Design measure_sys, start of the top module:
module measure_sys(
	input            sys_clk,
	input            sys_rst_n,
	input      [7:0] askdemod_data,    
	input      [9:0] fsk_demod,        
	input      [7:0] pskdemod_data,    
	output     [7:0] demod_data,
	output     [7:0] uart_mod_type,
	output    [15:0] uart_demod_fre,
	output     [7:0] uart_mod_depth,
	output reg [7:0] uart_delta_freq
);
Size: ~14,000 cells after synthesis, roughly 540 flip-flops, roughly 93,000 um2 of cells after synthesis.
make LEC_CHECK=0 ABC_AREA=1 CAP_MARGIN=0 CELL_PAD_IN_SITES_GLOBAL_PLACEMENT=0 CORE_ASPECT_RATIO=0.98 CORE_MARGIN=2 CORE_UTILIZATION=72 GPL_ROUTABILITY_DRIVEN=0 MAX_ROUTING_LAYER=met4 MIN_ROUTING_LAYER=met1 PLACE_DENSITY_LB_ADDON=0.04 SETUP_SLACK_MARGIN=5.0 SLEW_MARGIN=20 TNS_END_PERCENT=5 finish   # period 41.4 ns
run.sh (not shown) runs the stock make flow with config.mk's settings and CLKGATE_MAP_FILE=.
The starting point finished with capacitance limit, slew limit, setup timing left.
Edit:
Settings changed: CELL_PAD_IN_SITES_GLOBAL_PLACEMENT 0 to default, CORE_ASPECT_RATIO 0.98 to default, CTS_CLUSTER_DIAMETER from default to 194, GPL_ROUTABILITY_DRIVEN 0 to default, MAX_ROUTING_LAYER met4 to default, MIN_ROUTING_LAYER met1 to default, PLACE_DENSITY_LB_ADDON 0.04 to default, SETUP_SLACK_MARGIN 5.0 to default.
Clock period 41.4 ns to 37.5 ns, I/O delays scaled along.
This time the run stopped in global routing with GRT-0232. Die size barely changes. Area after synthesis does not change. Synthesized cell count does not change.
Edit:
Settings changed: ABC_AREA 1 to default, CAP_MARGIN 0 to 20, CORE_UTILIZATION 72 to 68, CTS_CLUSTER_DIAMETER 194 to default, TNS_END_PERCENT 5 to default.
Clock period 37.5 ns to 56.8 ns, I/O delays scaled along.
Result:
- This time the run finished clean
- synthesized cell count is lower by 15%
- die area came out higher by 4.3%
- area after synthesis is lower by 1.5%
Edit:
Settings changed: ABC_AREA from default to 1, CORE_UTILIZATION 68 to 70, CTS_CLUSTER_DIAMETER from default to 216, TNS_END_PERCENT from default to 5.
Clock period 56.8 ns to 35.8 ns, I/O delays scaled along.
With this change the flow did not get past global routing with GRT-0116.
Synthesized cell count is higher by about a fifth.
Area after synthesis is higher slightly.
Die area drops slightly.

---

## build 75
Starting RTL as in the previous note.
make LEC_CHECK=0 CAP_MARGIN=15 CELL_PAD_IN_SITES_GLOBAL_PLACEMENT=3 CORE_ASPECT_RATIO=0.98 CORE_MARGIN=9 CORE_UTILIZATION=33 CTS_CLUSTER_DIAMETER=126 GPL_ROUTABILITY_DRIVEN=1 GPL_TIMING_DRIVEN=0 HOLD_SLACK_MARGIN=0.01 MAX_ROUTING_LAYER=met5 MIN_ROUTING_LAYER=met2 PLACE_DENSITY_LB_ADDON=0.09 SETUP_SLACK_MARGIN=-1.21 SLEW_MARGIN=35 TNS_END_PERCENT=80 finish   # period 50.2 ns
Ran to the end and failed final checks on setup timing: build 75.
For build 85, these inputs were changed with respect to build 75:
- a change of CORE_UTILIZATION from 33 to 65
- a deleted CELL_PAD_IN_SITES_GLOBAL_PLACEMENT that had been 3
- a deleted MIN_ROUTING_LAYER that had been met2
- a deleted MAX_ROUTING_LAYER that had been met5
- a deleted HOLD_SLACK_MARGIN that had been 0.01
- a deleted TNS_END_PERCENT that had been 80
- a deleted SETUP_SLACK_MARGIN that had been -1.21
- a deleted GPL_ROUTABILITY_DRIVEN that had been 1
- a deleted GPL_TIMING_DRIVEN that had been 0
- a change of CAP_MARGIN from 15 to 20
- a change of SLEW_MARGIN from 35 to 20
- a deleted PLACE_DENSITY_LB_ADDON that had been 0.09
- a deleted CORE_ASPECT_RATIO that had been 0.98
- a deleted CTS_CLUSTER_DIAMETER that had been 126
- a change of CORE_MARGIN from 9 to 2
- a change of the clock period (ns, I/O delays scaled along) from 50.2 to 79.0
## What came out
- Every stage of the flow completed for build 85, and the final layout passed the timing, DRC and antenna checks.
- Build 85 vs build 75, initial core utilization went up by 32 points.
- On final critical-path share of the clock period: build 85 sits below build 75.
- Sort build 75 and build 85 by instance count after placement with tap cells included, ascending, and build 85 comes first.
- Antenna diode count in build 85 is 28 below build 75.
- Across both runs, worst setup slack was higher for build 85 than for build 75.
- Build 85 vs. build 75: routing usage on met1 now sits higher, die area now sits lower, routed wire length on met3 now sits lower, power now sits lower.
> inputs changed (build 85 -> build 6)
- a change of CORE_UTILIZATION from 65 to 40
- a change of the clock period (ns, I/O delays scaled along) from 79.0 to 62.4
--- outcome ---
Die width (higher): build 6
Between build 85 and build 6, the flow reports static leakage increasing slightly.
Combinational power share was higher in the run labelled build 85.
Build 6 gives less via count than build 85 did.
Edits applied to the flow inputs when going from build 6 to build 81:
- swapping 40 for 32 in CORE_UTILIZATION
==> comparison <==
- Compared with build 6, routed length on met1 in build 81 increased by a few percent.
- Going from build 6 to build 81, met1 track demand over resource in global routing went down, overall global routing resource usage went down.
- Compared with build 6, in build 81 total wire length after detailed routing higher; clock-cell share of area roughly the same.
- Build 6 → build 81: height of the die went up about 12%; clock network fraction of total power fell by 0.3 points.
- Summary of build 81 over build 6: worst slack on hold paths saw a decrease, die footprint saw an increase.
For build 45, these inputs were changed with respect to build 81:
- swapping 32 for 40 in CORE_UTILIZATION
- putting SETUP_SLACK_MARGIN at -2.0 where nothing was set
### Flow results
Global-route usage: build 45 higher than build 81. Changes observed in build 45 relative to build 81: number of tap instances now smaller; final critical delay including setup and external delays increased by 1.78 ns relative to the old numbers; smallest hold slack has increased. Utilization after layout, build 81 and build 45, higher one = build 45. Re number of clock buffers in the layout: build 81 and build 45 aren't equal, and the lower value belongs to build 45. Cell area: build 45 < build 81. Changes observed in build 45 relative to build 81: global-route wire length before repair increased by 5900 um relative to the old numbers; final standard cell count with taps included and fillers excluded dropped about 5%; total power rose by 0.0051 mW.

---

measure_sys again, from the RTL that the note above started with.
==> flow/design.v (excerpt) <==
module measure_sys(
	input            sys_clk,
	input            sys_rst_n,
	input      [7:0] askdemod_data,    
	input      [9:0] fsk_demod,        
	input      [7:0] pskdemod_data,    
	output     [7:0] demod_data,
	output     [7:0] uart_mod_type,
	output    [15:0] uart_demod_fre,
	output     [7:0] uart_mod_depth,
	output reg [7:0] uart_delta_freq
);
make LEC_CHECK=0 CAP_MARGIN=0 CELL_PAD_IN_SITES_GLOBAL_PLACEMENT=0 CORE_ASPECT_RATIO=0.98 CORE_MARGIN=2 CORE_UTILIZATION=64 GPL_ROUTABILITY_DRIVEN=1 MAX_ROUTING_LAYER=met4 MIN_ROUTING_LAYER=met1 PLACE_DENSITY_LB_ADDON=0.22 SETUP_SLACK_MARGIN=5.0 SLEW_MARGIN=20 finish   # period 77.3 ns
Then changed:
Settings changed: ABC_AREA set to 0, CAP_MARGIN 0 to 20, CELL_PAD_IN_SITES_GLOBAL_PLACEMENT 0 to unset, CORE_ASPECT_RATIO 0.98 to unset, CORE_UTILIZATION 64 to 69, GPL_ROUTABILITY_DRIVEN 1 to unset, MAX_ROUTING_LAYER met4 to unset, MIN_ROUTING_LAYER met1 to unset, PLACE_DENSITY_LB_ADDON 0.22 to unset.
Clock period 77.3 ns to 36.8 ns, I/O delays scaled along.
Result:
- Now the flow never finished: it broke off in clock tree synthesis on DPL-0033
- synthesized area stays the same
- die area falls by 7.2%
- synthesized cell count does not change
Then changed:
Settings changed: ABC_AREA 0 to 1, CORE_UTILIZATION 69 to 70, CTS_CLUSTER_DIAMETER set to 216, CTS_CLUSTER_SIZE set to 91, TNS_END_PERCENT set to 5.
Clock period 36.8 ns to 36.2 ns, I/O delays scaled along.
=> The new run ended with an error in global routing. Die size barely changes. Synthesized area rises by 1.5%. Synthesized cell count grows by 17%.

---

measure_sys again, from the RTL that the note above started with.
clock: 25.5 ns
lec_check: 0
abc_area: 1
cap_margin: 20
core_margin: 2
core_utilization: 72
cts_cluster_diameter: 376
cts_cluster_size: 100
place_density_lb_addon: 0.08
setup_slack_margin: -1.53
slew_margin: 20
The starting point stopped in clock tree synthesis (4_1_cts).
Edit:
Settings changed: CORE_UTILIZATION 72 to 70, CTS_CLUSTER_DIAMETER 376 to 227, CTS_CLUSTER_SIZE 100 to unset, PLACE_DENSITY set to 0.65, PLACE_DENSITY_LB_ADDON 0.08 to unset, SETUP_SLACK_MARGIN -1.53 to unset.
Clock period 25.5 ns to 69.8 ns, I/O delays scaled along.
Now the flow completed without violations; die area is higher by 2.8%; area after synthesis does not change; synthesized cell count stays the same.
Edit:
Settings changed: ABC_AREA 1 to 0, CTS_CLUSTER_DIAMETER 227 to 216, PLACE_DENSITY 0.65 to unset, SETUP_SLACK_MARGIN set to -2.0.
Clock period 69.8 ns to 35.1 ns, I/O delays scaled along.
The new run aborted during global routing (5_1_grt) with GRT-0116.
Die area drops by 1.4%.
Area after synthesis drops by 1.5%.
Synthesized cell count drops by 15%.
Edit:
Settings changed: ABC_AREA 0 to 1, CORE_UTILIZATION 70 to 69, CTS_CLUSTER_DIAMETER 216 to 338.
Clock period 35.1 ns to 36.8 ns, I/O delays scaled along.
The changed run died in global routing (5_1_grt).
Die size is higher by 2.9%.
Synthesized cell count is higher by 17%.
Synthesized area is higher by 1.5%.
Edit:
Settings changed: CTS_CLUSTER_DIAMETER 338 to unset, SETUP_SLACK_MARGIN -2.0 to unset.
Clock period 36.8 ns to 46.9 ns, I/O delays scaled along.
Outcome: The new run produced a clean layout; die area does not change; synthesized cell count is unchanged; area after synthesis does not change.
Edit:
Settings changed: CORE_UTILIZATION 69 to 70, CTS_CLUSTER_DIAMETER set to 216, SETUP_SLACK_MARGIN set to 5.0.
Clock period 46.9 ns to 48.9 ns, I/O delays scaled along.
Outcome:
- The new run finished clean
- setup slack gets better by 3.2 ns
- clock power went down by about 4%
- via count went up by about 2.4%
- first-iteration DRC count went up by 3.7%
- final cell count went up by 1.4%
- power went down by 4.1%
- area after synthesis is unchanged
- sequential power went down by about 4%
No activity file was given, so power comes from the tool's default toggle rates.
